==> v1: inputs <==
==> flow/design.v <==
module cordic_dds # (
   parameter DW = 16,                
   parameter PIPE_DEPTH = 14,        
   parameter limP = 16'h4dba         
)
( 
   sin_o, cos_o, err_o,
   clk, phase_i
);
   input             clk;
   input [DW-1:0]    phase_i;        
   output [DW:0]     sin_o, cos_o;   
   output [DW:0]     err_o;          
   reg [DW:0] cos_r, sin_o_r;
   reg [DW:0] x[PIPE_DEPTH:0];
   reg [DW:0] y[PIPE_DEPTH:0];
   reg [DW:0] z[PIPE_DEPTH:0];
   reg [1:0] quadrant [PIPE_DEPTH:0];
   wire [DW:0] atan_rom[PIPE_DEPTH:0];
   assign atan_rom[0] = 8189;
   assign atan_rom[1] = 4834;
   assign atan_rom[2] = 2554;
   assign atan_rom[3] = 1296;
   assign atan_rom[4] = 650;
   assign atan_rom[5] = 325;
   assign atan_rom[6] = 162;
   assign atan_rom[7] = 81;
   assign atan_rom[8] = 40;
   assign atan_rom[9] = 20;
   assign atan_rom[10] = 10;
   assign atan_rom[11] = 5;
   assign atan_rom[12] = 2;
   assign atan_rom[13] = 1;
   assign atan_rom[14] = 0;
   always @ (posedge clk) begin  
      x[0] <= {1'b0, limP};
      y[0] <= 0;
      z[0] <= {3'b0, phase_i[DW-1-2:0]};  
   end
   always @ (posedge clk) begin  
      x[1] <= x[0] - y[0];
      y[1] <= x[0] + y[0];
      z[1] <= z[0] - atan_rom[0];  
   end
   generate
      genvar k;
      for(k=1; k<PIPE_DEPTH; k=k+1) begin
         always @ (posedge clk) begin
            if (z[k][DW]) begin  
               x[k+1] <= x[k] + {{k{y[k][DW]}},y[k][DW:k]};  
               y[k+1] <= y[k] - {{k{x[k][DW]}},x[k][DW:k]};  
               z[k+1] <= z[k] + atan_rom[k];
            end else begin
               x[k+1] <= x[k] - {{k{y[k][DW]}},y[k][DW:k]};
               y[k+1] <= y[k] + {{k{x[k][DW]}},x[k][DW:k]};
               z[k+1] <= z[k] - atan_rom[k];
            end
         end
      end
   endgenerate
   always @ (posedge clk) begin
      quadrant[0] <= phase_i[DW-1:DW-2];
   end
   generate
      genvar j;
      for(j=0; j<PIPE_DEPTH; j=j+1) begin
         always @ (posedge clk) begin
            quadrant[j+1] <= quadrant[j];
         end
      end
   endgenerate
   always @ (posedge clk)
      case(quadrant[PIPE_DEPTH])
         2'b00: begin
            cos_r <= x[PIPE_DEPTH];  
            sin_o_r <= y[PIPE_DEPTH];  
         end
         2'b01: begin
            cos_r <= ~(y[PIPE_DEPTH]) + 1'b1;  
            sin_o_r <= x[PIPE_DEPTH];  
         end
         2'b10: begin
            cos_r <= ~(x[PIPE_DEPTH]) + 1'b1;  
            sin_o_r <= ~(y[PIPE_DEPTH]) + 1'b1;  
         end
         2'b11: begin
            cos_r <= y[PIPE_DEPTH];  
            sin_o_r <= ~(x[PIPE_DEPTH]) + 1'b1;  
         end
      endcase
   assign cos_o = cos_r;
   assign sin_o = sin_o_r;
   assign err_o = z[PIPE_DEPTH];
endmodule
==> flow/run.sh <==
#!/bin/bash
# the make line also repeats each setting of config.mk as NAME=value (left out here)
make -C /OpenROAD-flow-scripts/flow DESIGN_CONFIG=/design/flow/config.mk WORK_HOME=/design/flow/orfs CLKGATE_MAP_FILE= finish
==> flow/config.mk <==
export PLATFORM = sky130hd
export DESIGN_NAME = cordic_dds
export DESIGN_NICKNAME = cordic_dds
export VERILOG_FILES = /design/flow/design.v
export SDC_FILE = /design/flow/constraint.sdc
export NUM_CORES = 4
export LEC_CHECK = 0
export ABC_AREA = 1
export CAP_MARGIN = 35
export CELL_PAD_IN_SITES_GLOBAL_PLACEMENT = 1
export CORE_ASPECT_RATIO = 1.11
export CORE_MARGIN = 3
export CORE_UTILIZATION = 40
export GPL_ROUTABILITY_DRIVEN = 0
export GPL_TIMING_DRIVEN = 0
export HOLD_SLACK_MARGIN = 0.22
export MAX_ROUTING_LAYER = met4
export MIN_ROUTING_LAYER = met2
export PLACE_DENSITY_LB_ADDON = 0.21
export SETUP_SLACK_MARGIN = 0.53
export SLEW_MARGIN = 30
==> flow/constraint.sdc <==
create_clock -name core_clock -period 3.65 [get_ports {clk}]
set_input_delay 0.7300 -clock core_clock [delete_from_list [all_inputs] [get_ports {clk}]]
set_output_delay 0.7300 -clock core_clock [all_outputs]
set_load 0.01 [all_outputs]
==> inputs of v9, as changes to v1 <==
- ABC_AREA: 1 -> 0
- CAP_MARGIN: 35 -> 20
- CELL_PAD_IN_SITES_GLOBAL_PLACEMENT: 1 -> 3
- CORE_ASPECT_RATIO: 1.11 -> not set
- CORE_MARGIN: 3 -> 8
- CORE_UTILIZATION: 40 -> 39
- CTS_CLUSTER_DIAMETER: not set -> 217
- GPL_ROUTABILITY_DRIVEN: 0 -> not set
- HOLD_SLACK_MARGIN: 0.22 -> not set
- MIN_ROUTING_LAYER: met2 -> not set
- PLACE_DENSITY_LB_ADDON: 0.21 -> not set
- SETUP_SLACK_MARGIN: 0.53 -> 0.58
- SLEW_MARGIN: 30 -> 20
- TNS_END_PERCENT: not set -> 75
==> flow/constraint.sdc (replaced) <==
create_clock -name core_clock -period 5.0 [get_ports {clk}]
set_input_delay 1.0000 -clock core_clock [delete_from_list [all_inputs] [get_ports {clk}]]
set_output_delay 1.0000 -clock core_clock [all_outputs]
set_load 0.01 [all_outputs]
==> flow_summary.json <==
{
  "status": "finished clean",
  "grt_pass1_wl_mm": 175.2,
  "synth_cells": 4873,
  "tap_cells": 1488,
  "ys_sh_xor": 0.1323,
  "met1_usage": 0.2271,
  "inverters_excl_clock": 291,
  "globalRouteMet2Util": 0.2968,
  "postSynthSeqShare": 0.3290,
  "wl_met1_mm": 51.47,
  "fin_crit_sh": 0.8382,
  "clk_latency_ns": 0.67,
  "worstRegToRegCells": 12,
  "top_usage_layer": "met2"
}
That was v9.
==> flow_summary.json <==
{
  "status": "finished clean",
  "fin_crit_sh": 0.7921,
  "grt_pass1_wl_mm": 229.3,
  "inverters_excl_clock": 916,
  "synth_cells": 7492,
  "globalRouteMet2Util": 0.4061,
  "tap_cells": 1668,
  "wl_met1_um": 0,
  "postSynthSeqShare": 0.2805,
  "top_usage_layer": "met3",
  "min_to": "z[4][3]",
  "worstRegToRegCells": 17,
  "clk_latency_ns": 0.70
}
That was v1.

========
==> 12-10: inputs <==
// cordic_dds: RTL as listed in full above, without the edits since
Settings: LEC_CHECK=0, ABC_AREA=0, CAP_MARGIN=20, CELL_PAD_IN_SITES_GLOBAL_PLACEMENT=3, CORE_ASPECT_RATIO=1.11, CORE_MARGIN=8, CORE_UTILIZATION=39, CTS_CLUSTER_DIAMETER=131, GPL_TIMING_DRIVEN=0, MAX_ROUTING_LAYER=met4, SETUP_SLACK_MARGIN=0.58, SLEW_MARGIN=20, TNS_END_PERCENT=75; clock period 5.0 ns.
run.sh (not shown) runs the stock make flow with config.mk's settings and CLKGATE_MAP_FILE=.
==> 07-11 (differences from 12-10) <==
==> flow/config.mk (replaced) <==
export PLATFORM = sky130hd
export DESIGN_NAME = cordic_dds
export DESIGN_NICKNAME = cordic_dds
export VERILOG_FILES = /design/flow/design.v
export SDC_FILE = /design/flow/constraint.sdc
export NUM_CORES = 4
export LEC_CHECK = 0
export ABC_AREA = 1
export CAP_MARGIN = 10
export CORE_MARGIN = 2
export CORE_UTILIZATION = 71
export CTS_CLUSTER_DIAMETER = 256
export SLEW_MARGIN = 20
==> flow/constraint.sdc (replaced) <==
create_clock -name core_clock -period 2.69 [get_ports {clk}]
set_input_delay 0.5380 -clock core_clock [delete_from_list [all_inputs] [get_ports {clk}]]
set_output_delay 0.5380 -clock core_clock [all_outputs]
set_load 0.01 [all_outputs]
==> qor summary <==
| item | 12-10 | 07-11 |
|---|---|---|
| Result of the run | finished clean | finished clean |
| Min-Delay Startpoint | quadrant[10][0] | z[3][3] |
| Overall die width | 334 um | 273 um |
| Fillcell total | 11.1k | 5370 |
| Finished Core Util | 44.2% | 78.9% |
| Number of well taps | 1441 | 950 |
| Inverters excl. clock | 291 | 916 |
| Global-route wire length before repair | 177000 um | 217000 um |
| Multi-input gates | 3803 | 5812 |
| Count of cells along the worst register-to-register path | 12 | 16 |
| Number of buffers other than clock buffers in the final layout | 131 | 122 |
| Non-Filler Instances | 6537 | 8661 |
| Worst Setup SP | x[4][4] | y[10][10] |
| Share of the synthesized netlist area taken by xor and xnor gates | 13.2% | 8.10% |

========
==> job 9867 <==
// cordic_dds: RTL as listed in full above, without the edits since
clock: 2.22 ns
lec_check: 0
abc_area: 1
cap_margin: 20
core_margin: 2
core_utilization: 72
cts_cluster_diameter: 232
cts_cluster_size: 14
gpl_routability_driven: 1
gpl_timing_driven: 1
place_density_lb_addon: 0.26
setup_slack_margin: 0.66
slew_margin: 20
tns_end_percent: 65
==> inputs of job 2660, as changes to job 9867 <==
- ABC_AREA: 1 -> default
- CORE_UTILIZATION: 72 -> 71
- CTS_CLUSTER_SIZE: 14 -> 23
- SETUP_SLACK_MARGIN: 0.66 -> 0.45
- TNS_END_PERCENT: 65 -> 10
==> flow/constraint.sdc (replaced) <==
create_clock -name core_clock -period 3.87 [get_ports {clk}]
set_input_delay 0.7740 -clock core_clock [delete_from_list [all_inputs] [get_ports {clk}]]
set_output_delay 0.7740 -clock core_clock [all_outputs]
set_load 0.01 [all_outputs]
==> results.yml <==
# implementation run metrics
outcome:
  outcome: "aborted with a tool error"
  stop_stage: "global routing (5_1_grt)"
  error: "[ERROR DPL-0038] Utilization greater than 100%, impossible to legalize"
logic_synthesis:
  aoi_share: 0.111
  syn_nets: 8141
  ys_types: 49
  ys_sh_adder: 0.159
  xor_share: 0.0810
  topCombFamilyByArea: "simple AND/OR/NAND/NOR gates"
  ys_cells: 7492
  syn_inst: 7492
  top_cell: "nand2_1"
  synth.top_cells.by_count: "2,133 x nand2_1, 908 x inv_1, 718 x dfxtp_1, 667 x nor2_1, 597 x ha_1"
  syn_area_sq_um: 51200
  yosys-stat-area_sq_um: 51200
floorplanning:
  dieArea_sq_um: 73300
  coreArea_sq_um: 70300
  initial_core_util: 0.729
clock_network:
  post_cts_buffers: 171
placement:
  post-dp-hpwl_mm: 111
  gp_congestion: 1.01
[end of results for job 9867]
==> results.yml <==
# flow metrics
clock_network:
  cts_resized: 2
  post_cts_buffers: 0
logic_synthesis:
  xor_share: 0.132
  ys_sh_adder: 0.187
  yosys-stat-area_sq_um: 43700
  aoi_share: 0.193
  top_cell: "dfxtp_1"
  topCombFamilyByArea: "AND-OR/OR-AND gates"
  syn_nets: 5522
  ys_cells: 4873
  syn_inst: 4873
  syn_area_sq_um: 43700
  ys_types: 69
floorplanning:
  initial_core_util: 0.721
  dieArea_sq_um: 63500
  coreArea_sq_um: 60600
outcome:
  outcome: "finished clean"
setup_path:
  start_kind: "flip-flop"
[end of results for job 2660]

========
==> v34 <==
// cordic_dds: RTL as listed in full above, without the edits since
clock: 2.67 ns
lec_check: 0
cap_margin: 20
core_margin: 2
core_utilization: 40
slew_margin: 20
==> v35 (differences from v34) <==
--- a/flow/config.mk
+++ b/flow/config.mk
@@ -7,5 +7,9 @@
 export LEC_CHECK = 0
-export CAP_MARGIN = 20
+export ABC_AREA = 1
+export CAP_MARGIN = 10
 export CORE_MARGIN = 2
-export CORE_UTILIZATION = 40
+export CORE_UTILIZATION = 71
+export CTS_CLUSTER_DIAMETER = 256
+export CTS_CLUSTER_SIZE = 22
+export SETUP_SLACK_MARGIN = 0.68
 export SLEW_MARGIN = 20
==> flow/constraint.sdc (replaced) <==
create_clock -name core_clock -period 2.69 [get_ports {clk}]
set_input_delay 0.5380 -clock core_clock [delete_from_list [all_inputs] [get_ports {clk}]]
set_output_delay 0.5380 -clock core_clock [all_outputs]
set_load 0.01 [all_outputs]
==> v5 (differences from v34) <==
--- a/flow/config.mk
+++ b/flow/config.mk
@@ -7,5 +7,7 @@
 export LEC_CHECK = 0
+export ABC_AREA = 1
 export CAP_MARGIN = 20
 export CORE_MARGIN = 2
-export CORE_UTILIZATION = 40
+export CORE_UTILIZATION = 72
+export CTS_CLUSTER_SIZE = 37
 export SLEW_MARGIN = 20
==> flow/constraint.sdc (replaced) <==
create_clock -name core_clock -period 2.74 [get_ports {clk}]
set_input_delay 0.5480 -clock core_clock [delete_from_list [all_inputs] [get_ports {clk}]]
set_output_delay 0.5480 -clock core_clock [all_outputs]
set_load 0.01 [all_outputs]
==> v28 (differences from v34) <==
--- a/flow/config.mk
+++ b/flow/config.mk
@@ -9,3 +9,10 @@
 export CORE_MARGIN = 2
-export CORE_UTILIZATION = 40
+export CORE_UTILIZATION = 70
+export CTS_CLUSTER_DIAMETER = 232
+export CTS_CLUSTER_SIZE = 12
+export GPL_ROUTABILITY_DRIVEN = 0
+export GPL_TIMING_DRIVEN = 1
+export PLACE_DENSITY_LB_ADDON = 0.26
+export SETUP_SLACK_MARGIN = 0.45
 export SLEW_MARGIN = 20
+export TNS_END_PERCENT = 65
==> flow/constraint.sdc (replaced) <==
create_clock -name core_clock -period 4.05 [get_ports {clk}]
set_input_delay 0.8100 -clock core_clock [delete_from_list [all_inputs] [get_ports {clk}]]
set_output_delay 0.8100 -clock core_clock [all_outputs]
set_load 0.01 [all_outputs]
==> summary of the runs <==
v35 aborted during 5_1_grt (GRT-0232). v5 finished with timing, DRC and antenna clean. v34 finished but fails on negative setup slack. v28 went through all stages and came out clean. The highest sequential share of layout area belongs to v28, the lowest to v34. In v35 the area after synthesis is higher than in v28, by 17%. The highest clock skew belongs to v34, the lowest to v28.

========
==> try-harbor <==
Starts from the design.v that is shown in full above.
make LEC_CHECK=0 CAP_MARGIN=20 CORE_MARGIN=2 CORE_UTILIZATION=62 SLEW_MARGIN=20 finish   # period 4.0 ns
==> try-juniper: changes against try-harbor <==
- CORE_UTILIZATION: 62 -> 40
==> try-willow: changes against try-harbor <==
- CORE_UTILIZATION: 62 -> 65
- CTS_CLUSTER_DIAMETER: unset -> 31
- MAX_ROUTING_LAYER: unset -> met4
- SETUP_SLACK_MARGIN: unset -> 0.77
==> flow/constraint.sdc (replaced) <==
create_clock -name core_clock -period 2.94 [get_ports {clk}]
set_input_delay 0.5880 -clock core_clock [delete_from_list [all_inputs] [get_ports {clk}]]
set_output_delay 0.5880 -clock core_clock [all_outputs]
set_load 0.01 [all_outputs]
==> flow_metrics.env <==
# physical design summary
export IMPL_warnings=38
export IMPL_cp_max_fo=4
export IMPL_min_path_type="in2reg"
export IMPL_clock_area_frac=0.0786
export IMPL_layout_setup_ws_ps=-399
export IMPL_violations="negative setup slack"
export IMPL_run_status="finished with violations"
export IMPL_tap_cells=873
export IMPL_tightest_slew_ps=601
export IMPL_finalSetupViolations=35
export IMPL_crit_path_cell_trace="inv_2 -> ha_4 -> buf_6 -> a21oi_1 -> xor2_1 -> ha_1 -> inv_1 -> o21ai_4 -> a211o_1 -> a211oi_2 -> o31ai_1 -> a21oi_1 -> xnor2_1"
export IMPL_htree_levels=4
-- figures above: try-willow

==> flow_metrics.env <==
# physical design summary
export IMPL_htree_levels=3
export IMPL_place_congestion=0.863
export IMPL_ios=68
export IMPL_drt_vias_per_instance=5.16
export IMPL_finalSetupViolations=0
export IMPL_min_path_type="reg2reg"
export IMPL_layout_setup_ws_ps=352
export IMPL_tightest_slew_ps=813
export IMPL_clockRootBuffer="clkbuf_16"
export IMPL_crit_start="y[4][4]"
export IMPL_clock_area_frac=0.0599
export IMPL_cp_max_fo=5
export IMPL_crit_cells=14
export IMPL_warnings=33
export IMPL_run_status="finished clean"
export IMPL_drc=0
export IMPL_tap_cells=1414
export IMPL_crit_path_cell_trace="inv_1 -> ha_1 -> nor3b_1 -> nor2_1 -> xnor2_1 -> ha_1 -> or2_2 -> o41ai_2 -> buf_4 -> o21ai_0 -> or4_1 -> a31oi_1 -> o21ai_0 -> xor2_1"
-- figures above: try-juniper

==> flow_metrics.env <==
# physical design summary
export IMPL_clock_area_frac=0.0552
export IMPL_n_fill_cell=5742
export IMPL_comb_area_frac=0.580
export IMPL_warnings=35
export IMPL_run_status="finished clean"
export IMPL_ios=68
export IMPL_finalHoldViolations=0
export IMPL_pre_cts_ws_ps=386
export IMPL_crit_path_cell_trace="inv_1 -> ha_1 -> nor3b_1 -> nor2_1 -> xnor2_1 -> ha_1 -> or2_2 -> o41ai_2 -> o21ai_0 -> or4_1 -> a31oi_1 -> o21ai_0 -> xor2_1"
export IMPL_tap_cells=940
export IMPL_cp_max_fo=5
export IMPL_layout_setup_ws_ps=371
export IMPL_die_height_um=269
export IMPL_htree_levels=3
export IMPL_comb_cells=3803
-- figures above: try-harbor

